== raven ==
Design eth_rx, start of the top module:
module eth_rx (
    input wire i_clk,
    input wire i_reset,
    input wire [31:0] i_xver_rx_data,
    output logic [31:0] m00_axis_tdata,
    output logic [3:0] m00_axis_tkeep,
    output logic m00_axis_tvalid,
    output logic m00_axis_tlast,
    output logic m00_axis_tuser
);
    wire [31:0] rx_gearbox_data_out, rx_descrambled_data;
    wire [1:0] rx_header;
    wire rx_data_valid, rx_header_valid;
    wire rx_gearbox_slip;
    wire [31:0] rx_decoded_data;
    wire [3:0] rx_decoded_ctl;
    rx_gearbox #(.REGISTER_OUTPUT(1))
    u_rx_gearbox (
        .i_clk(i_clk),
        .i_reset(i_reset),
        .i_data(i_xver_rx_data),
        .i_slip(rx_gearbox_slip),
        .o_data(rx_gearbox_data_out),
        .o_header(rx_header),
        .o_data_valid(rx_data_valid),
        .o_header_valid(rx_header_valid)
    );
    lock_state u_lock_state(
        .i_clk(i_clk),
        .i_reset(i_reset),
        .i_header(rx_header),
        .i_valid(rx_header_valid),
        .o_slip(rx_gearbox_slip)
    );
    scrambler #(
        .DESCRAMBLE(1)
    ) u_descrambler(
        .i_clk(i_clk),
        .i_reset(i_reset),
  ...
Size: about 6200 cells after synthesis, ~430 flip-flops, ~73 I/O pins, about 36000 µm² of cells after synthesis.
Settings: LEC_CHECK=0, ABC_AREA=1, CAP_MARGIN=20, CORE_MARGIN=2, CORE_UTILIZATION=72, CTS_CLUSTER_DIAMETER=321, CTS_CLUSTER_SIZE=98, PLACE_DENSITY_LB_ADDON=0.04, SETUP_SLACK_MARGIN=-0.29, SLEW_MARGIN=20, TNS_END_PERCENT=10; clock period 2.78 ns.
run.sh (not shown) runs the stock make flow with config.mk's settings and CLKGATE_MAP_FILE=.
global routing: raven exited with error
[inputs] violet vs raven
# raven
export LEC_CHECK = 0
export ABC_AREA = 1
export CAP_MARGIN = 20
export CORE_MARGIN = 2
export CORE_UTILIZATION = 72
export CTS_CLUSTER_DIAMETER = 321
export CTS_CLUSTER_SIZE = 98
export PLACE_DENSITY_LB_ADDON = 0.04
export SETUP_SLACK_MARGIN = -0.29
export SLEW_MARGIN = 20
export TNS_END_PERCENT = 10
create_clock -name core_clock -period 2.78 [get_ports {i_clk}]
# violet
export LEC_CHECK = 0
export CAP_MARGIN = 20
export CORE_MARGIN = 2
export CORE_UTILIZATION = 72
export CTS_CLUSTER_SIZE = 20
export HOLD_SLACK_MARGIN = 0.3
export PLACE_DENSITY = 0.66
export SETUP_SLACK_MARGIN = -0.31
export SLEW_MARGIN = 20
create_clock -name core_clock -period 5.05 [get_ports {i_clk}]
==> comparison <==
- STATUS run=violet STAGES=ALL_DONE FINAL_CHECKS=FAILED CAUSE=setup timing
- Going from raven to violet, number of instances in the synthesized netlist shrank by more than 10%.
- Re number of nets in the synthesized netlist: raven was higher than violet.
- Compared violet vs raven, and post-CTS setup repair buffer count is down in violet.
- Setup slack at placement is lower on raven
- | number of buffers created by CTS | higher: violet |
- The floorplan row count reported for violet is greater than that of raven by 1.2%.
## Diff of input files: cedar against violet
# violet
export LEC_CHECK = 0
export CAP_MARGIN = 20
export CORE_MARGIN = 2
export CORE_UTILIZATION = 72
export CTS_CLUSTER_SIZE = 20
export HOLD_SLACK_MARGIN = 0.3
export PLACE_DENSITY = 0.66
export SETUP_SLACK_MARGIN = -0.31
export SLEW_MARGIN = 20
create_clock -name core_clock -period 5.05 [get_ports {i_clk}]
# cedar
export LEC_CHECK = 0
export CAP_MARGIN = 20
export CORE_MARGIN = 2
export CORE_UTILIZATION = 33
export SLEW_MARGIN = 20
create_clock -name core_clock -period 8.65 [get_ports {i_clk}]
Notes after the runs:
cedar: flow completed, timing, DRC and antenna clean
Nothing crashed in violet and all stages finished; the problem is that the final layout failed, the offending checks being setup timing.
cedar vs violet, instance count: cedar higher
Total half-perimeter wirelength after legalization and detailed placement: cedar vs violet down about 1.1%
cedar vs violet on via count of the first global-routing pass: cedar is the lower one.
Post-placement cell count ended up 8.2% higher on cedar than on violet.
diff inputs: cedar => harbor
# cedar
export LEC_CHECK = 0
export CAP_MARGIN = 20
export CORE_MARGIN = 2
export CORE_UTILIZATION = 33
export SLEW_MARGIN = 20
create_clock -name core_clock -period 8.65 [get_ports {i_clk}]
# harbor
export LEC_CHECK = 0
export CAP_MARGIN = 20
export CORE_MARGIN = 2
export CORE_UTILIZATION = 69
export MAX_ROUTING_LAYER = met4
export SETUP_SLACK_MARGIN = 1.4
export SLEW_MARGIN = 20
export TNS_END_PERCENT = 100
create_clock -name core_clock -period 6.22 [get_ports {i_clk}]
[summary]
- harbor vs. cedar: clock buffer count in the final layout went down 11, insertion delay at the late pin of the worst-skew pair has decreased, cell count after placement shrank by 737, via count has increased.
- The post-route cell area reported for harbor is greater than that of cedar by about 4%.
- Diff cedar -> harbor | average via count per standard cell | increase of about 23%
- Looking at count of plain and timing-repair buffers in the layout across cedar and harbor, the one that comes out higher is harbor.
- Changes observed in harbor relative to cedar: minimum clock period down 1.80 ns; setup slack saw a decrease; number of instances resized during post-cts repair grew by 138; measured slew at the worst slew-check pin increased 0.050 ns.
The following lists how pepper was set up differently from harbor:
# harbor
export LEC_CHECK = 0
export CAP_MARGIN = 20
export CORE_MARGIN = 2
export CORE_UTILIZATION = 69
export MAX_ROUTING_LAYER = met4
export SETUP_SLACK_MARGIN = 1.4
export SLEW_MARGIN = 20
export TNS_END_PERCENT = 100
create_clock -name core_clock -period 6.22 [get_ports {i_clk}]
# pepper
export LEC_CHECK = 0
export CAP_MARGIN = 20
export CORE_MARGIN = 2
export CORE_UTILIZATION = 68
export CTS_CLUSTER_SIZE = 20
export SETUP_SLACK_MARGIN = -0.31
export SLEW_MARGIN = 20
create_clock -name core_clock -period 5.05 [get_ports {i_clk}]
Notes after the runs:
For the total vias in the final route, pepper came in 1191 higher than harbor did. [pepper] flow finished | final checks: failed | reasons: setup timing. Per the comparison of pepper with harbor, layout overhead on the synthesized area +4.3 points, number of tap instances went up by 8.
--- input diff pepper..onyx ---
# pepper
export LEC_CHECK = 0
export CAP_MARGIN = 20
export CORE_MARGIN = 2
export CORE_UTILIZATION = 68
export CTS_CLUSTER_SIZE = 20
export SETUP_SLACK_MARGIN = -0.31
export SLEW_MARGIN = 20
create_clock -name core_clock -period 5.05 [get_ports {i_clk}]
# onyx
export LEC_CHECK = 0
export CAP_MARGIN = 20
export CORE_MARGIN = 2
export CORE_UTILIZATION = 29
export SLEW_MARGIN = 20
create_clock -name core_clock -period 9.5 [get_ports {i_clk}]
### Flow results
onyx has completed all stages; timing, DRC and antenna checks passed. Looking at slowest stage cell on the critical path, the xnor2_1 result is from pepper; the a2111oi_1 one comes from onyx. Compared with pepper, in onyx clock power went down about 40%, die area went up 130%. The run showing the smaller sequential cell area share is pepper.
Power figures rest on the tool's default switching activity, not on a simulated workload.
